==> flow/design.v (excerpt) <==
module axi_s_to_fifos #(
    parameter integer FIFO_DEPTH = 32,
    parameter integer C_DATA_WIDTH = 32
)(
    input  logic                     clk,
    input  logic                     nrst,
    input  logic [31:0]  awaddr,
    input  logic [3:0]               awprot,
    input  logic                     awvalid,
    output logic                     awready,
    input  logic [C_DATA_WIDTH-1:0]  wdata,
    input  logic [C_DATA_WIDTH/8-1:0] wstrb,
    input  logic                     wvalid,
    output logic                     wready,
    output logic [1:0]               bresp,
    output logic                     bvalid,
    input  logic                     bready,
    input  logic [31:0]  araddr,
    input  logic [3:0]               arprot,
    input  logic                     arvalid,
    output logic                     arready,
    output logic [C_DATA_WIDTH-1:0]  rdata,
    output logic [1:0]               rresp,
    output logic                     rvalid,
    input  logic                     rready,
    input logic [C_DATA_WIDTH-1:0]  fifo_wdata,
    output logic                    fifo_full,
    output logic                    fifo_almost_full,
    input logic                     fifo_wena,
    output logic [C_DATA_WIDTH-1:0] fifo_rdata,
    output logic                    fifo_empty,
    output logic                    fifo_almost_empty,
    input logic                     fifo_rena
);
Size: about 7300 cells after synthesis, about 99000 um^2 of cells after synthesis.
export LEC_CHECK = 0
export ABC_AREA = 0
export CAP_MARGIN = 40
export CELL_PAD_IN_SITES_GLOBAL_PLACEMENT = 0
export CORE_MARGIN = 2
export CORE_UTILIZATION = 70
export CTS_CLUSTER_DIAMETER = 330
export HOLD_SLACK_MARGIN = 0.29
export PLACE_DENSITY = 0.8
export SLEW_MARGIN = 20
export TNS_END_PERCENT = 5
create_clock -name core_clock -period 5.14 [get_ports {clk}]
run.sh (not shown) runs the stock make flow with config.mk's settings and CLKGATE_MAP_FILE=.
The baseline completed and failed the layout checks on setup timing.
Rerun with:
ABC_AREA = 1   (was 0)
CAP_MARGIN = 20   (was 40)
CTS_CLUSTER_DIAMETER = 226   (was 330)
PLACE_DENSITY = not set   (was 0.8)
PLACE_DENSITY_LB_ADDON = 0.0   (was not set)
TNS_END_PERCENT = not set   (was 5)
clock period = 7.05 ns   (was 5.14 ns; I/O delays follow)
=> This time the run ran to the end with no violations. Power decreases by about 22%. Worst setup slack gets better by 740 ps. Cell area decreases by about 1.8%.

* * *

v55:
Starting RTL as in the previous note.
Settings: LEC_CHECK=0, CAP_MARGIN=15, CELL_PAD_IN_SITES_GLOBAL_PLACEMENT=0, CORE_ASPECT_RATIO=0.72, CORE_MARGIN=2, CORE_UTILIZATION=72, CTS_CLUSTER_DIAMETER=344, CTS_CLUSTER_SIZE=15, PLACE_DENSITY_LB_ADDON=0.04, SETUP_SLACK_MARGIN=0.48, SLEW_MARGIN=20, TNS_END_PERCENT=75; clock period 4.03 ns.
| v55 | all stages done | FAIL | negative setup slack |
Here is what was changed in the inputs of v35 compared with v55.
- CAP_MARGIN changed from 15 to 20
- CTS_CLUSTER_SIZE removed (was 15)
- SETUP_SLACK_MARGIN changed from 0.48 to 0.76
- CORE_ASPECT_RATIO removed (was 0.72)
- PLACE_DENSITY newly set to 0.65
- CTS_CLUSTER_DIAMETER removed (was 344)
- TNS_END_PERCENT removed (was 75)
- PLACE_DENSITY_LB_ADDON removed (was 0.04)
### Flow results
v35: all stages done; final checks FAILED (negative setup slack). Number of clock sinks delta (v35 -> v55): insignificant. Re area after synthesis: no difference whatsoever between v35 and v55. Via count of the routed design ends up lower on v35. Diff v55..v35 | max-cap check violation count | unchanged. Cmp v35 and v55 / worst-case register-to-register setup slack / higher: v35. [compare] base=v55 new=v35: number of tap instances shows a reduction of 32, final critical-path share of the clock period went up. Higher worst setup slack after layout was reported by v55, not v35. What v55 reported for power density relative to cell area has to be multiplied by 1.06 to get the figure for v35.
Changes in v32 relative to v35:
- a deleted PLACE_DENSITY that had been 0.65
- a deleted SETUP_SLACK_MARGIN that had been 0.76
- a deleted CELL_PAD_IN_SITES_GLOBAL_PLACEMENT that had been 0
- a change of CORE_UTILIZATION from 72 to 24
- a change of the clock period (ns, I/O delays scaled along) from 4.03 to 10.4
[summary]
Summary of v32 and v35: one run falls short of a clean finish, namely v35. v32 gives less number of iterations in the first detailed-routing pass than v35 did. Cmp v32 and v35 / first-pass GRT wire length / higher: v32. v32: logic area 1100 um2 below v35. In the tables for v32 and v35, number of cell instances on the worst register-to-register path reads lower with v35. In the metrics for v32 and v35, the one carrying the higher number of antenna diodes is v35. v32 — number of stages on the worst setup path 4 lower, v35 as reference. Cell count: v32 higher than v35. Diff v35 -> v32: setup TNS now sits higher, utilization of the core after routing now sits lower, leakage power now sits lower.
What v34 does differently from v32 at the input level:
- CORE_UTILIZATION: 24 -> 46
- the clock period (ns, I/O delays scaled along): 10.4 -> 7.26
### Flow results
Power: v34 draws more than v32. Diff v32 -> v34: internal power now sits higher; clock buffer instance count of the final layout went down by 26; worst setup slack after placement decreased 2.04 ns. Of v32 and v34, v32 shows the higher wire length, with v34 below it. Looking at v32 and v34, the fraction of power spent switching nets is a wash. Worst slack on hold paths delta (v32 -> v34): insignificant. Diff v32 -> v34 | number of non-clock buffers in the layout | up by more than 10%. On cell area reported after detailed placement, the higher figure sits with v32, not v34. In v34, the power share of the combinational group came out 0.7 points above the value in v32.

* * *

axi_s_to_fifos again, from the RTL that the note above started with.
Settings: LEC_CHECK=0, CAP_MARGIN=10, CORE_ASPECT_RATIO=0.73, CORE_MARGIN=2, CORE_UTILIZATION=72, CTS_CLUSTER_SIZE=44, PLACE_DENSITY=0.65, SETUP_SLACK_MARGIN=1.07, SLEW_MARGIN=20; clock period 4.08 ns.
The baseline produced a layout that fails on setup timing.
Next try:
Settings changed: CAP_MARGIN 10 to 20, CELL_PAD_IN_SITES_GLOBAL_PLACEMENT from default to 0, CORE_ASPECT_RATIO 0.73 to default, CORE_UTILIZATION 72 to 18, CTS_CLUSTER_SIZE 44 to default, PLACE_DENSITY 0.65 to default, PLACE_DENSITY_LB_ADDON from default to 0.0, SETUP_SLACK_MARGIN 1.07 to default.
Clock period 4.08 ns to 10.2 ns, I/O delays scaled along.
This time the run passed the timing, DRC and antenna checks.
Global-route usage went down by 33 points.
Hold slack is better by 0.46 ns.
Utilization fell by 63 points.
Setup slack is better by 2.6 ns.
Non-clock buffer count fell by 297.
Design area rises by 4.3%.
Die size goes up to 4.0 times its value.
Wire length increases by 57%.
Via count fell by 11%.
Register-to-register slack improved by 3.7 ns.
Sequential share of layout area shrinks by 2.0 points.
Next try:
Settings changed: CELL_PAD_IN_SITES_GLOBAL_PLACEMENT 0 to default, CORE_UTILIZATION 18 to 72, CTS_CLUSTER_SIZE from default to 14, PLACE_DENSITY_LB_ADDON 0.0 to default.
Clock period 10.2 ns to 4.03 ns, I/O delays scaled along.
After rerunning: With this change the flow finished with setup timing left; clock power grows by well over a third; worst hold slack improved by 0.0092 ns; utilization goes up by 63 points; design area came out lower by a few percent; clock skew fell by 0.0044 ns; register-to-register slack degrades by 4.5 ns; non-clock buffer count is higher by 192; via count grows by roughly a tenth.
Next try:
Settings changed: CORE_UTILIZATION 72 to 40, CTS_CLUSTER_SIZE 14 to default.
Clock period 4.03 ns to 7.26 ns, I/O delays scaled along.
What happened:
- The changed run finished clean
- sequential power falls by 45%
- clock power falls by 42%
- final cell count rises by 12%
- global-route usage falls by 23 points
- power falls by 45%

* * *

The RTL this note starts from:
==> flow/design.v <==
module axi_s_to_fifos #(
    parameter integer FIFO_DEPTH = 32,
    parameter integer C_DATA_WIDTH = 32
)(
    input  logic                     clk,
    input  logic                     nrst,
    input  logic [31:0]  awaddr,
    input  logic [3:0]               awprot,
    input  logic                     awvalid,
    output logic                     awready,
    input  logic [C_DATA_WIDTH-1:0]  wdata,
    input  logic [C_DATA_WIDTH/8-1:0] wstrb,
    input  logic                     wvalid,
    output logic                     wready,
    output logic [1:0]               bresp,
    output logic                     bvalid,
    input  logic                     bready,
    input  logic [31:0]  araddr,
    input  logic [3:0]               arprot,
    input  logic                     arvalid,
    output logic                     arready,
    output logic [C_DATA_WIDTH-1:0]  rdata,
    output logic [1:0]               rresp,
    output logic                     rvalid,
    input  logic                     rready,
    input logic [C_DATA_WIDTH-1:0]  fifo_wdata,
    output logic                    fifo_full,
    output logic                    fifo_almost_full,
    input logic                     fifo_wena,
    output logic [C_DATA_WIDTH-1:0] fifo_rdata,
    output logic                    fifo_empty,
    output logic                    fifo_almost_empty,
    input logic                     fifo_rena
);
    localparam ADDR_STATUS  = 0;
    localparam ADDR_WRITE   = 1;
    localparam ADDR_READ    = 2;
    localparam BYTES        = C_DATA_WIDTH/8;
    localparam ADDR_LSB     = $clog2(BYTES); 
    logic [C_DATA_WIDTH-1:0]    reg_write   [0:FIFO_DEPTH-1];
    logic [C_DATA_WIDTH-1:0]    reg_read    [0:FIFO_DEPTH-1];
    logic [31:0]                araddr_reg;
    logic [31:0]                awaddr_reg;
    logic [C_DATA_WIDTH-1:0]    wdata_reg;
    logic full2;
    logic almost_full2;
    logic empty2;
    logic almost_empty2;
    logic full1;
    logic almost_full1;
    logic empty1;
    logic almost_empty1;
    logic wrote_axi;
    logic rd_pop;
    logic push_fifo1;
    logic pop_fifo1;
    logic push_fifo2;
    logic pop_fifo2;
    localparam int INDEX_W = $clog2(FIFO_DEPTH);
    logic [INDEX_W-1:0] write_index_axi, read_index_axi;
    logic [INDEX_W-1:0] write_index_fifo, read_index_fifo;
    logic [INDEX_W:0]   size_fifo1, size_fifo2;
    typedef enum logic {
        IDLE_READ,
        READ_DATA
    } state_read;
    state_read state_r;
    always_ff @(posedge clk or negedge nrst) begin
        if (!nrst) begin
            arready             <= 0;
            araddr_reg          <= 0;
            rdata               <= 0;
            rresp               <= 0;
            rvalid              <= 0;
            state_r             <= IDLE_READ;
            read_index_axi      <= 0;
            rd_pop              <= 0;
        end else begin
            case (state_r)
                IDLE_READ: begin
                    arready     <= 1;
                    if (arvalid && arready) begin
                        araddr_reg  <= araddr;
                        state_r     <= READ_DATA;
                        arready <= 0;
                    end
                end
                READ_DATA: begin
                    if (!rvalid) begin
                        rvalid  <= 1;
                        rresp   <= 0;
                        rd_pop  <= (araddr_reg[31:ADDR_LSB] == ADDR_READ) && !empty1;
                        if (araddr_reg[31:ADDR_LSB] == ADDR_STATUS) begin
                            rdata   <= {28'b0,
                                        full2,
                                        almost_full2,
                                        empty1,
                                        almost_empty1};
                        end else if (araddr_reg[31:ADDR_LSB] == ADDR_READ && !empty1) begin
                            rdata   <= reg_read[read_index_axi];
                        end else begin
                            rdata   <= 0;
                        end
                    end else if (rready) begin
                        if (rd_pop) begin
                            read_index_axi <= read_index_axi + 1;
                            if (read_index_axi == FIFO_DEPTH - 1) begin
                                read_index_axi <= 0;
                            end
                        end
                        rvalid  <= 0;
                        state_r <= IDLE_READ;
                    end
                end
                default: begin
                    state_r <= IDLE_READ;
                end
            endcase
        end
    end
    always_ff @(posedge clk or negedge nrst) begin
        if (!nrst) begin
            for (int i = 0; i < FIFO_DEPTH; i++) begin
                reg_read[i]     <= '0;
            end
            write_index_fifo    <= 0;
        end else begin
            if (fifo_wena && !full1) begin
                reg_read[write_index_fifo] <= fifo_wdata;
                write_index_fifo <= write_index_fifo + 1;
                if (write_index_fifo == FIFO_DEPTH - 1) begin
                    write_index_fifo <= 0;
                end
            end
        end
    end
    always_comb begin
        push_fifo1 = (fifo_wena && !full1);
        pop_fifo1 = rd_pop && (state_r == READ_DATA) && (rready && rvalid);
    end
    always_ff @(posedge clk or negedge nrst) begin
        if (!nrst) begin
            size_fifo1 <= FIFO_DEPTH;
        end else begin
            size_fifo1 <= size_fifo1 + pop_fifo1 - push_fifo1;
        end
    end
    typedef enum logic [1:0] {
        IDLE_WRITE,
        HAVE_AW,
        HAVE_W,
        RESP
    } state_write;
    state_write state_w;
    always_ff @(posedge clk or negedge nrst) begin
        if (!nrst) begin
            awready         <= 0;
            wready          <= 0;
            bvalid          <= 0;
            bresp           <= 0;
            awaddr_reg      <= 0;
            wdata_reg       <= 0;
            wrote_axi       <= 0;
            write_index_axi <= 0;
            state_w         <= IDLE_WRITE;
            for (int i = 0; i < FIFO_DEPTH; i++) begin
                reg_write[i] <= '0;
            end
        end else begin
            case (state_w)
                IDLE_WRITE: begin
                    awready <= 1;
                    wready  <= 1;
                    wrote_axi   <= 0;
                    if ((wvalid && wready) && (awvalid && awready)) begin
                        wdata_reg   <= wdata;
                        awaddr_reg  <= awaddr;
                        wready      <= 0;
                        awready     <= 0;
                        state_w     <= RESP;
                    end else if (awvalid && awready) begin
                        awaddr_reg  <= awaddr;
                        awready     <= 0;
                        state_w     <= HAVE_AW;
                    end else if (wvalid && wready) begin
                        wdata_reg   <= wdata;
                        wready      <= 0;
                        state_w     <= HAVE_W;
                    end
                end
                HAVE_AW: begin
                    wready  <= 1;
                    if (wvalid && wready) begin
                        wdata_reg   <= wdata;
                        wready      <= 0;
                        state_w     <= RESP;
                    end
                end
                HAVE_W: begin
                    awready <= 1;
                    if (awvalid && awready) begin
                        awaddr_reg  <= awaddr;
                        awready     <= 0;
                        state_w     <= RESP;
                    end
                end
                RESP: begin
                    if (awaddr_reg[31:ADDR_LSB] == ADDR_WRITE && !wrote_axi && !full2) begin
                        reg_write[write_index_axi] <= wdata_reg;
                        write_index_axi <= write_index_axi + 1;
                        if (write_index_axi == FIFO_DEPTH - 1) begin
                            write_index_axi <= 0;
                        end
                        wrote_axi <= 1;
                    end
                    bvalid  <= 1;
                    bresp   <= 0;
                    if (bready && bvalid) begin
                        bvalid  <= 0;
                        state_w <= IDLE_WRITE;
                    end
                end
                default: begin
                    state_w <= IDLE_WRITE;
                end
            endcase
        end
    end
    always_ff @(posedge clk or negedge nrst) begin
        if (!nrst) begin
            read_index_fifo <= 0;
        end else begin
            if (fifo_rena && !empty2) begin
                read_index_fifo <= read_index_fifo + 1;
                if (read_index_fifo == FIFO_DEPTH - 1) begin
                    read_index_fifo <= 0;
                end
            end
        end
    end
    always_comb begin
        pop_fifo2 = (fifo_rena && !empty2);
        push_fifo2 = (awaddr_reg[31:ADDR_LSB] == ADDR_WRITE && !wrote_axi && !full2) && (state_w == RESP);
    end
    always_ff @(posedge clk or negedge nrst) begin
        if (!nrst) begin
            size_fifo2 <= FIFO_DEPTH;
        end else begin
            size_fifo2 <= size_fifo2 + pop_fifo2 - push_fifo2;
        end
    end
    always_comb fifo_rdata = reg_write[read_index_fifo];
    always_comb begin
        empty2        = size_fifo2 == FIFO_DEPTH;
        almost_empty2 = size_fifo2 == (FIFO_DEPTH - 1);
        full2         = size_fifo2 == 0;
        almost_full2  = size_fifo2 == 1;
        empty1         = size_fifo1 == FIFO_DEPTH;
        almost_empty1  = size_fifo1 == (FIFO_DEPTH - 1);
        full1          = size_fifo1 == 0;
        almost_full1   = size_fifo1 == 1;
        fifo_full           = full1;
        fifo_almost_full    = almost_full1;
        fifo_empty          = empty2;
        fifo_almost_empty   = almost_empty2;
    end
endmodule
clock: 4.08 ns
lec_check: 0
cap_margin: 10
core_margin: 2
core_utilization: 72
cts_cluster_size: 44
max_routing_layer: met4
place_density: 0.65
setup_slack_margin: 1.07
slew_margin: 20
The baseline finished but fails on hold timing, setup timing.
Rerun with:
Settings changed: CAP_MARGIN 10 to 20, CORE_UTILIZATION 72 to 40, CTS_CLUSTER_SIZE 44 to not set, MAX_ROUTING_LAYER met4 to not set, PLACE_DENSITY 0.65 to not set, SETUP_SLACK_MARGIN 1.07 to 0.94.
Clock period 4.08 ns to 7.26 ns, I/O delays scaled along.
Outcome: With this change the flow went through all stages and came out clean. Count of clock-buffer cells in the layout is higher by 30. Die size is higher by about 80%. Via count is lower by about 8%. Total power is lower by about 45%. Sequential share of layout area is higher by 1.9 points. Global-route usage is lower by 26 points. Register-to-register slack improves by 1.6 ns. Critical path depth is lower by 1. Cell area is lower by 3.9%. Worst setup slack improves by 1.2 ns. Core utilization is lower by 41 points.
Rerun with:
Settings changed: CORE_UTILIZATION 40 to 66, SETUP_SLACK_MARGIN 0.94 to not set.
Clock period 7.26 ns to 4.03 ns, I/O delays scaled along.
After rerunning: Now the flow reached the layout checks and failed them: setup timing; utilization is higher by 33 points; global-route usage is higher by 18 points; flip-flop count does not change; final cell count is lower by 8.6%; power is higher by 83%; wire length is lower by 3.5%; sequential power is higher by 81%; first-iteration DRC count is higher by about 8%; worst hold slack is better by 0.066 ns.
Rerun with:
Settings changed: CAP_MARGIN 20 to 35, CORE_ASPECT_RATIO set to 0.71, CORE_UTILIZATION 66 to 72, CTS_CLUSTER_DIAMETER set to 55, CTS_CLUSTER_SIZE set to 88, HOLD_SLACK_MARGIN set to 0.29, PLACE_DENSITY_LB_ADDON set to 0.04, SETUP_SLACK_MARGIN set to 1.15, TNS_END_PERCENT set to 65.
The new run ran to the end with violations: setup timing.
Power came out lower by 6.0%.
Wire length grows by 4.2%.
Clock power shrinks by 23%.
Rerun with:
Settings changed: CAP_MARGIN 35 to 0.
Outcome: The changed run ran to the end with violations: setup timing; count of clock-buffer cells in the layout came out higher by 6; die size is unchanged; fmax came out lower by a few percent; setup slack got worse by 0.14 ns; wire length barely changes; flip-flop count stays the same; worst hold slack got worse by 0.011 ns; global-route usage hardly moves; utilization came out lower by 0.48 points; combinational power barely changes.
Rerun with:
Settings changed: CAP_MARGIN 0 to 20, CORE_ASPECT_RATIO 0.71 to not set, CORE_UTILIZATION 72 to 40, CTS_CLUSTER_DIAMETER 55 to not set, CTS_CLUSTER_SIZE 88 to not set, HOLD_SLACK_MARGIN 0.29 to not set, PLACE_DENSITY_LB_ADDON 0.04 to not set, SETUP_SLACK_MARGIN 1.15 to not set, TNS_END_PERCENT 65 to not set.
Clock period 4.03 ns to 8.0 ns, I/O delays scaled along.
Effect:
- The new run ran to the end with no violations
- setup slack improved by 1.1 ns
- routed wire length shrinks by 1.3%
- non-clock buffer count came out lower by 466
- worst hold slack barely changes
- via count goes down by 9.6%
- final area shrinks by 2.4%
- register-to-register slack is better by 2.0 ns
- sequential share of layout area went up by 1.2 points
- power went down by 47%
- first-iteration DRC count is lower by 40%
Power is estimated from default activity; no workload was simulated.
